## PIEZO_reality_and_damedame
module PIEZO_reality_and_damedame(RESETN,CLK_1MHZ,A,T,SONG );
clock: 9.2 ns
lec_check: 0
abc_area: 1
cap_margin: 20
cell_pad_in_sites_detail_placement: 2
core_aspect_ratio: 0.52
core_margin: 5
core_utilization: 55
cts_cluster_diameter: 281
cts_cluster_size: 16
gpl_routability_driven: 1
gpl_timing_driven: 1
hold_slack_margin: 0.29
place_density: 0.52
setup_slack_margin: -0.76
slew_margin: 20
tns_end_percent: 100
run.sh (not shown) runs the stock make flow with config.mk's settings and CLKGATE_MAP_FILE=.
The starting point ended with an error in 3_5_place_dp.
Edit:
==> flow/config.mk (replaced) <==
export PLATFORM = sky130hd
export DESIGN_NAME = PIEZO_reality_and_damedame
export DESIGN_NICKNAME = PIEZO_reality_and_damedame
export VERILOG_FILES = /design/flow/design.v
export SDC_FILE = /design/flow/constraint.sdc
export NUM_CORES = 4
export LEC_CHECK = 0
export CAP_MARGIN = 20
export CORE_MARGIN = 2
export CORE_UTILIZATION = 44
export CTS_CLUSTER_SIZE = 93
export SLEW_MARGIN = 20
==> flow/constraint.sdc (replaced) <==
create_clock -name core_clock -period 8.73 [get_ports {CLK_1MHZ}]
set_input_delay 1.7460 -clock core_clock [delete_from_list [all_inputs] [get_ports {CLK_1MHZ}]]
set_output_delay 1.7460 -clock core_clock [all_outputs]
set_load 0.01 [all_outputs]
- With this change the flow finished with timing, DRC and antenna clean
- die area goes up by 8.6%
- synthesized area goes down by 5.2%
- synthesized cell count goes down by 21%
Edit:
--- a/flow/config.mk
+++ b/flow/config.mk
@@ -8,5 +8,4 @@
 export CAP_MARGIN = 20
 export CORE_MARGIN = 2
-export CORE_UTILIZATION = 44
-export CTS_CLUSTER_SIZE = 93
+export CORE_UTILIZATION = 40
 export SLEW_MARGIN = 20
==> flow/constraint.sdc (replaced) <==
create_clock -name core_clock -period 5.21 [get_ports {CLK_1MHZ}]
set_input_delay 1.0420 -clock core_clock [delete_from_list [all_inputs] [get_ports {CLK_1MHZ}]]
set_output_delay 1.0420 -clock core_clock [all_outputs]
set_load 0.01 [all_outputs]
Result: Area after synthesis is unchanged; hold slack loses 18 ps; cell count grows by a few percent; design area grows slightly; power grows by well over a third; combinational power grows by well over a third; sequential cell count does not change; count of clock-buffer cells in the layout shrinks by 4; routed wire length grows by a few percent.
Edit:
--- a/flow/config.mk
+++ b/flow/config.mk
@@ -6,6 +6,9 @@
 export NUM_CORES = 4
 export LEC_CHECK = 0
-export CAP_MARGIN = 20
+export CAP_MARGIN = 10
 export CORE_MARGIN = 2
-export CORE_UTILIZATION = 40
+export CORE_UTILIZATION = 72
+export CTS_CLUSTER_SIZE = 32
+export MAX_ROUTING_LAYER = met4
+export SETUP_SLACK_MARGIN = 0.63
 export SLEW_MARGIN = 20
==> flow/constraint.sdc (replaced) <==
create_clock -name core_clock -period 6.46 [get_ports {CLK_1MHZ}]
set_input_delay 1.2920 -clock core_clock [delete_from_list [all_inputs] [get_ports {CLK_1MHZ}]]
set_output_delay 1.2920 -clock core_clock [all_outputs]
set_load 0.01 [all_outputs]
=> Via count rose by 3.3%; global-route usage rose by 14 points; wire length rose by 5.3%; sequential share of layout area rose by 1.5 points; core utilization rose by 34 points; clock-buffer cell count rose by 6.
Edit:
--- a/flow/config.mk
+++ b/flow/config.mk
@@ -6,9 +6,6 @@
 export NUM_CORES = 4
 export LEC_CHECK = 0
-export CAP_MARGIN = 10
+export CAP_MARGIN = 20
 export CORE_MARGIN = 2
-export CORE_UTILIZATION = 72
-export CTS_CLUSTER_SIZE = 32
-export MAX_ROUTING_LAYER = met4
-export SETUP_SLACK_MARGIN = 0.63
+export CORE_UTILIZATION = 40
 export SLEW_MARGIN = 20
==> flow/constraint.sdc (replaced) <==
create_clock -name core_clock -period 10.0 [get_ports {CLK_1MHZ}]
set_input_delay 2.0000 -clock core_clock [delete_from_list [all_inputs] [get_ports {CLK_1MHZ}]]
set_output_delay 2.0000 -clock core_clock [all_outputs]
set_load 0.01 [all_outputs]
=> Synthesized cell count is unchanged; worst setup slack is better by 2600 ps; total power drops by 27%; synthesized area stays the same; cell count rose by 11%; utilization shrinks by 34 points; final area grows by 3.6%; routed wire length decreases by 7.1%; critical path depth shrinks by 8.

---

PIEZO_reality_and_damedame again, from the RTL that the note above started with.
// PIEZO_reality_and_damedame
module PIEZO_reality_and_damedame(RESETN,CLK_1MHZ,A,T,SONG );
clock: 3.35 ns
lec_check: 0
cap_margin: 20
core_aspect_ratio: 0.52
core_margin: 2
core_utilization: 67
cts_cluster_diameter: 281
cts_cluster_size: 16
gpl_routability_driven: 1
gpl_timing_driven: 1
place_density_lb_addon: 0.06
setup_slack_margin: -0.12
slew_margin: 20
The baseline produced a layout that fails on setup timing.
Change:
Settings changed: CORE_ASPECT_RATIO 0.52 to unset, CORE_UTILIZATION 67 to 40, CTS_CLUSTER_DIAMETER 281 to unset, CTS_CLUSTER_SIZE 16 to unset, GPL_ROUTABILITY_DRIVEN 1 to unset, GPL_TIMING_DRIVEN 1 to unset, PLACE_DENSITY_LB_ADDON 0.06 to unset, SETUP_SLACK_MARGIN -0.12 to unset.
Clock period 3.35 ns to 5.36 ns, I/O delays scaled along.
Result: With this change the flow went through all stages and came out clean; non-clock buffer count shrinks by 89; wire length fell by 16%; sequential power fell by 37%; synthesized area stays the same.
Change:
Settings changed: CORE_UTILIZATION 40 to 72, PLACE_DENSITY set to 0.66.
Clock period 5.36 ns to 10.0 ns, I/O delays scaled along.
After rerunning:
- The new run completed with no timing, DRC or antenna violations
- worst hold slack got worse by 12 ps
- final cell count decreases by 10%
- critical path depth goes down by 6
- total power came out lower by 50%
- die area decreases by 44%

---

Starting RTL as in the previous note.
clock: 3.59 ns
lec_check: 0
abc_area: 0
cap_margin: 20
core_aspect_ratio: 0.7
core_margin: 3
core_utilization: 19
cts_cluster_diameter: 27
gpl_routability_driven: 0
hold_slack_margin: 0.19
place_density_lb_addon: 0.16
slew_margin: 5
==> next run, changes <==
Settings changed: ABC_AREA 0 to not set, CORE_ASPECT_RATIO 0.7 to not set, CORE_MARGIN 3 to 2, CORE_UTILIZATION 19 to 72, CTS_CLUSTER_DIAMETER 27 to not set, GPL_ROUTABILITY_DRIVEN 0 to not set, HOLD_SLACK_MARGIN 0.19 to not set, PLACE_DENSITY set to 0.67, PLACE_DENSITY_LB_ADDON 0.16 to not set, SLEW_MARGIN 5 to 20.
Clock period 3.59 ns to 10.0 ns, I/O delays scaled along.
Area after synthesis is unchanged.
Clock power fell by about 90%.
Wire length came out lower by 20%.
Count of clock-buffer cells in the layout decreases by 83.
Critical path depth fell by 7.
Sequential cell count does not change.
==> next run, changes <==
Settings changed: CTS_CLUSTER_DIAMETER set to 91, CTS_CLUSTER_SIZE set to 24, PLACE_DENSITY 0.67 to not set.
Clock period 10.0 ns to 3.14 ns, I/O delays scaled along.
With this change the flow finished but failed the layout checks on setup timing.
Setup slack loses 4.8 ns.
Sequential share of layout area drops by 4.3 points.
Cell count climbs by 7.8%.
Power is higher to 2.7 times its value.
==> next run, changes <==
Settings changed: CORE_UTILIZATION 72 to 66, CTS_CLUSTER_DIAMETER 91 to not set, CTS_CLUSTER_SIZE 24 to not set.
Clock period 3.14 ns to 7.87 ns, I/O delays scaled along.
With this change the flow finished with timing, DRC and antenna clean.
Routed wire length came out lower by about 30%.
Power went down by 52%.
Critical path depth went down by 11.

---

## MS
Starting RTL as in the previous note.
// PIEZO_reality_and_damedame
module PIEZO_reality_and_damedame(RESETN,CLK_1MHZ,A,T,SONG );
input RESETN,CLK_1MHZ,A,T;
output SONG;
reg SONG;
reg BUFF,BUFF2;
reg [10:0] freq,freq2;
reg [31:0] CNT_SOUND,CNT_SOUND2;
integer CLK_COUNT,CLK_COUNT2;
integer scale,scale2;
always @(*)
begin
if(A&&~T)
	SONG = BUFF;
else if(~A&&T)
	SONG = BUFF2;	
else 
	SONG =0;
end
always @( posedge CLK_1MHZ)
begin
	case(scale)
		-2: freq <= 0;
		-1: freq <= 0;
		0: freq <= 1012;	 
		1:	freq <= 1516;	  
		2:	freq <= 955;		  
		3: freq <= 1012;	  
		4: freq <= 1136;	  
		5: freq <= 1275;	  
		6: freq <= 1012;	  
		7: freq <= 0;	     
		8: freq <= 1607;	  
		9: freq <= 955;		  
		10: freq <= 1012;	  
		11: freq <= 1136;	  
		12: freq <= 1275;	  
		13: freq <= 1012;	  
		14: freq <= 675;	  
		15: freq <= 758;	  
		16: freq <= 1012;	  
		17: freq <= 0;	 	  
		18: freq <= 1516;	  
		19: freq <= 1351;	  
		20: freq <= 1275;	  
		21: freq <= 1012;	  
  ...
Settings: LEC_CHECK=0, CAP_MARGIN=10, CORE_MARGIN=2, CORE_UTILIZATION=72, CTS_CLUSTER_DIAMETER=200, CTS_CLUSTER_SIZE=32, MAX_ROUTING_LAYER=met4, SETUP_SLACK_MARGIN=0.53, SLEW_MARGIN=20; clock period 6.46 ns.
For JK, these inputs were changed with respect to MS:
- MAX_ROUTING_LAYER no longer set, was met4
- SETUP_SLACK_MARGIN now -0.28, was 0.53
- CTS_CLUSTER_DIAMETER now 91, was 200
- CTS_CLUSTER_SIZE now 24, was 32
- the clock period (ns, I/O delays scaled along) now 2.98, was 6.46
Results
- Apart from JK, each of MS and JK ends the flow with a layout that passes the timing, design-rule and antenna checks.
- Higher portion of total power attributed to combinational logic among MS and JK: JK
- JK vs MS — global-route wire length before repair rose about 14%.
- scale[22]$_DFFE_PN1P_ as the capturing element of the worst setup path was reported by JK, and scale[17]$_DFFE_PN1P_ by MS.
- [compare] base=MS new=JK: flop share of the area shows a reduction of 4.2 points; period utilization grew by 42 points; logic share of the area went down.
- sky130_fd_sc_hd__nor2_2 as the library cell contributing the largest single delay on the critical path was reported by MS, and sky130_fd_sc_hd__dfstp_2 by JK.
- Clock edge transition at the registers on the reported setup and hold paths of JK is on par with MS.
- In JK the post-route core utilization turned out 8.0 points higher than in MS.
- As of JK, design area had risen by more than 10% compared to MS.

---

Setup of job 6104:
Starting RTL as in the previous note.
Design PIEZO_reality_and_damedame, start of the top module:
module PIEZO_reality_and_damedame(RESETN,CLK_1MHZ,A,T,SONG );
clock: 2.98 ns
lec_check: 0
cap_margin: 0
core_margin: 2
core_utilization: 72
cts_cluster_diameter: 40
cts_cluster_size: 72
place_density: 0.4
setup_slack_margin: -0.29
slew_margin: 20
The final report for job 6104 shows a completed flow and a layout that fails verification, specifically setup timing.
What job 1762 does differently from job 6104 at the input level:
- clearing CTS_CLUSTER_SIZE, which used to be 72
- swapping 0 for 20 in CAP_MARGIN
- clearing PLACE_DENSITY, which used to be 0.4
- clearing SETUP_SLACK_MARGIN, which used to be -0.29
- swapping 72 for 18 in CORE_UTILIZATION
- clearing CTS_CLUSTER_DIAMETER, which used to be 40
- swapping 2.98 for 5.36 in the clock period (ns, I/O delays scaled along)
Findings:
Going from job 6104 to job 1762, DRC violation count after routing barely changed, relative contribution of combinational cells to total power essentially unchanged, largest net degree at the start of global routing climbed 29, synthesized area per cell held. Looking at total power, job 1762 sits 48% lower than job 6104 does. Comparing job 1762 against job 6104, there is no change at all in yosys cell count. Job 6104 reports its startpoint of the worst setup timing path as scale[28]$_DFFE_PN1P_ while job 1762 reports scale[3]$_DFFE_PN1P_. Relative to job 6104, count of antenna diodes in the layout has decreased by 1 in job 1762. No stage failed in job 1762, and the final checks on the layout all came back clean.
Changes in job 5326 relative to job 1762:
- CTS_CLUSTER_SIZE newly set to 32
- CORE_UTILIZATION changed from 18 to 72
- the clock period (ns, I/O delays scaled along) changed from 5.36 to 6.46
### Flow results
- In job 5326, the area growth from synthesis to layout came out 6.8 points below the value in job 1762.
- From job 1762 to job 5326 the numbers moved as follows: final total power now smaller, via total after detailed routing rose 333, clock network power went down 16%, post-route non-filler standard cell count now smaller.
- Job 5326 ended up with scale[19]$_DFFE_PN1P_ as its worst setup path endpoint; job 1762 ended up with scale[31]$_DFFE_PN1P_.
- Delta (job 5326 minus job 1762): die outline width shrank by 49%, design area shrank by 800 um^2.
- Job 5326 has first-pass GRT wire length above what job 1762 had.
- The global-route usage reported for job 5326 is greater than that of job 1762 by 23 points.
- Sequential share of cell area for job 5326: 2.5 points up relative to job 1762
The inputs of job 8335 differ from those of job 5326 as listed below.
- CORE_UTILIZATION: 72 -> 70
- CTS_CLUSTER_SIZE: 32 -> 22
- CTS_CLUSTER_DIAMETER: unset -> 349
- the clock period (ns, I/O delays scaled along): 6.46 -> 3.19
[summary]
Design area delta for job 8335 relative to job 5326: 5.8% higher. NOTE maximum frequency job 5326->job 8335 increased by more than 10%. [job 8335 vs job 5326] buffer-and-inverter tally for the worst setup path: higher in job 8335. Job 8335 vs job 5326 on placed instance count: job 8335 is the higher one. Note that the maximum resistive drop on vdd recorded for job 5326 amounts to 0.44 times the value seen in job 8335. On job 8335: all-layer global routing usage is 0.36 points higher than what job 5326 gave. Diff job 5326 -> job 8335 | post-placement setup slack | decrease of 2420 ps. Worst setup path startpoint: scale[4]$_DFFE_PN1P_ -> job 5326, scale[1]$_DFFE_PN1P_ -> job 8335. A class of the tightest hold or removal check of reg2reg is what job 5326 shows, while in2async belongs to job 8335. Looking at minimum period implied by the final worst setup slack across both flows, job 8335 is the stronger of the two, with job 5326 trailing. From the logs: job 8335 reached the end of the flow and failed the layout checks with setup timing. Internal power summed over all cells up about 70% in job 8335 wrt job 5326.
#### Input delta (job 4509 over job 8335)
- a change of CTS_CLUSTER_SIZE from 22 to 36
- a deleted CTS_CLUSTER_DIAMETER that had been 349
- a change of CORE_UTILIZATION from 70 to 66
- a change of the clock period (ns, I/O delays scaled along) from 3.19 to 4.03
Job 4509: all stages complete, timing, DRC and antenna checks passed
The run with more routed wire is job 8335, not job 4509.
The critical path depth number comes out lower for job 4509 vs job 8335.
[diff] shortest clock period the worst path allows after layout, job 4509 relative to job 8335: regression
Lower clock network fraction of total power goes to job 8335 over job 4509.
Total number of placement rows was lower in the run labelled job 8335.
Flop share of the area: job 4509 vs job 8335 up 1.6 points
In the tables for job 4509 and job 8335, area of the multi-input gates reads higher with job 8335.
Job 4509 — cell area after placement 280 um^2 lower, job 8335 as reference
Going from job 8335 to job 4509, sequential cell area saw little to no change, power share of the combinational group has decreased.
Setup changes, job 4509 to job 8671
- setting CORE_ASPECT_RATIO to 1.24 for the first time
- changing CORE_UTILIZATION from 66 to 44
- changing CAP_MARGIN from 20 to 30
- changing CTS_CLUSTER_SIZE from 36 to 93
- setting HOLD_SLACK_MARGIN to -0.03 for the first time
- changing the clock period (ns, I/O delays scaled along) from 4.03 to 8.73
Results
Job 8671 ended up with a higher cell area than job 4509 did. Switching power delta (job 8671 − job 4509): favourable. Diff job 4509 -> job 8671: detailed-route via count went down 291, via count normalized by instance count has decreased. Comparing job 8671 and job 4509, the higher global-route usage was measured on job 4509. Summary — switching fraction of total power, job 8671 relative to job 4509: higher, by 0.28 points. | worst hold slack | job 8671 vs job 4509 | better |. [compare] base=job 4509 new=job 8671: final wirelength shows a reduction of 2.2%, portion of total power attributed to combinational logic shows no meaningful change.

---

== red ==
Starting RTL as in the previous note.
clock: 8.73 ns
lec_check: 0
abc_area: 1
cap_margin: 30
core_aspect_ratio: 1.24
core_margin: 2
core_utilization: 44
cts_cluster_size: 31
hold_slack_margin: -0.03
slew_margin: 15
What blue does differently from red at the input level:
- clearing HOLD_SLACK_MARGIN, which used to be -0.03
- swapping 44 for 70 in CORE_UTILIZATION
- clearing ABC_AREA, which used to be 1
- swapping 30 for 20 in CAP_MARGIN
- clearing CORE_ASPECT_RATIO, which used to be 1.24
- swapping 31 for 24 in CTS_CLUSTER_SIZE
- swapping 15 for 20 in SLEW_MARGIN
- swapping 8.73 for 4.15 in the clock period (ns, I/O delays scaled along)
--- outcome ---
In blue the first-pass GRT wire length turned out 3.1% lower than in red.
The post-layout period usage of the worst path of blue is higher than that of red.
blue against red: number of flip-flops and latches saw little to no change, critical path depth saw an increase.
#### Input delta (green over blue)
- an added SETUP_SLACK_MARGIN of 0.41
- an added CTS_CLUSTER_DIAMETER of 91
- a change of CORE_UTILIZATION from 70 to 72
- an added PLACE_DENSITY_LB_ADDON of 0.0
- a change of CAP_MARGIN from 20 to 15
- a change of the clock period (ns, I/O delays scaled along) from 4.15 to 3.14
### Flow results
Finished, but not clean: green, with negative setup slack. sky130_fd_sc_hd__dfstp_2 as the slowest stage cell on the critical path was reported by blue, and sky130_fd_sc_hd__nor4_1 by green. Delta(total negative slack for setup checks, green - blue) < 0. In green, leakage power is higher than in blue. Of the two values seen for group drawing the most power, clock was produced by blue and registers by green. Share of the final layout cell area in multi-input gates is higher on green. Diff blue -> green: cell area now sits higher, setup slack after layout shows a reduction of 860 ps, switching fraction of total power up 3.2 points, post-layout minimum cycle time went down by 150 ps, number of CTS-inserted buffers fell 11. Count of buffers not belonging to the clock network in the layout: green and blue compared, lower one is blue. green ended with less register-to-register slack than blue.
Inputs modified between green and orange:
- CTS_CLUSTER_SIZE: 24 -> 25
- PLACE_DENSITY_LB_ADDON: 0.0 -> unset
- PLACE_DENSITY: unset -> 0.95
- CAP_MARGIN: 15 -> 10
- SETUP_SLACK_MARGIN: 0.41 -> -0.28
- the clock period (ns, I/O delays scaled along): 3.14 -> 2.98
==> results <==
- Compared to green, orange shows a narrower setup margin.
- The post-CTS repair timing setup buffer count in orange was lower than what green gave.
- Sequential fraction of total cell area: orange vs green up 3.6 points
- From green to orange the numbers moved as follows: routed wire length shrank by 29%, post-route cell area decreased by 8.9% relative to the old numbers, total power of the final layout shows an increase of about 1.4%.
- orange finished all stages; layout check result: FAIL, due to negative setup slack.
Power is estimated from default activity; no workload was simulated.
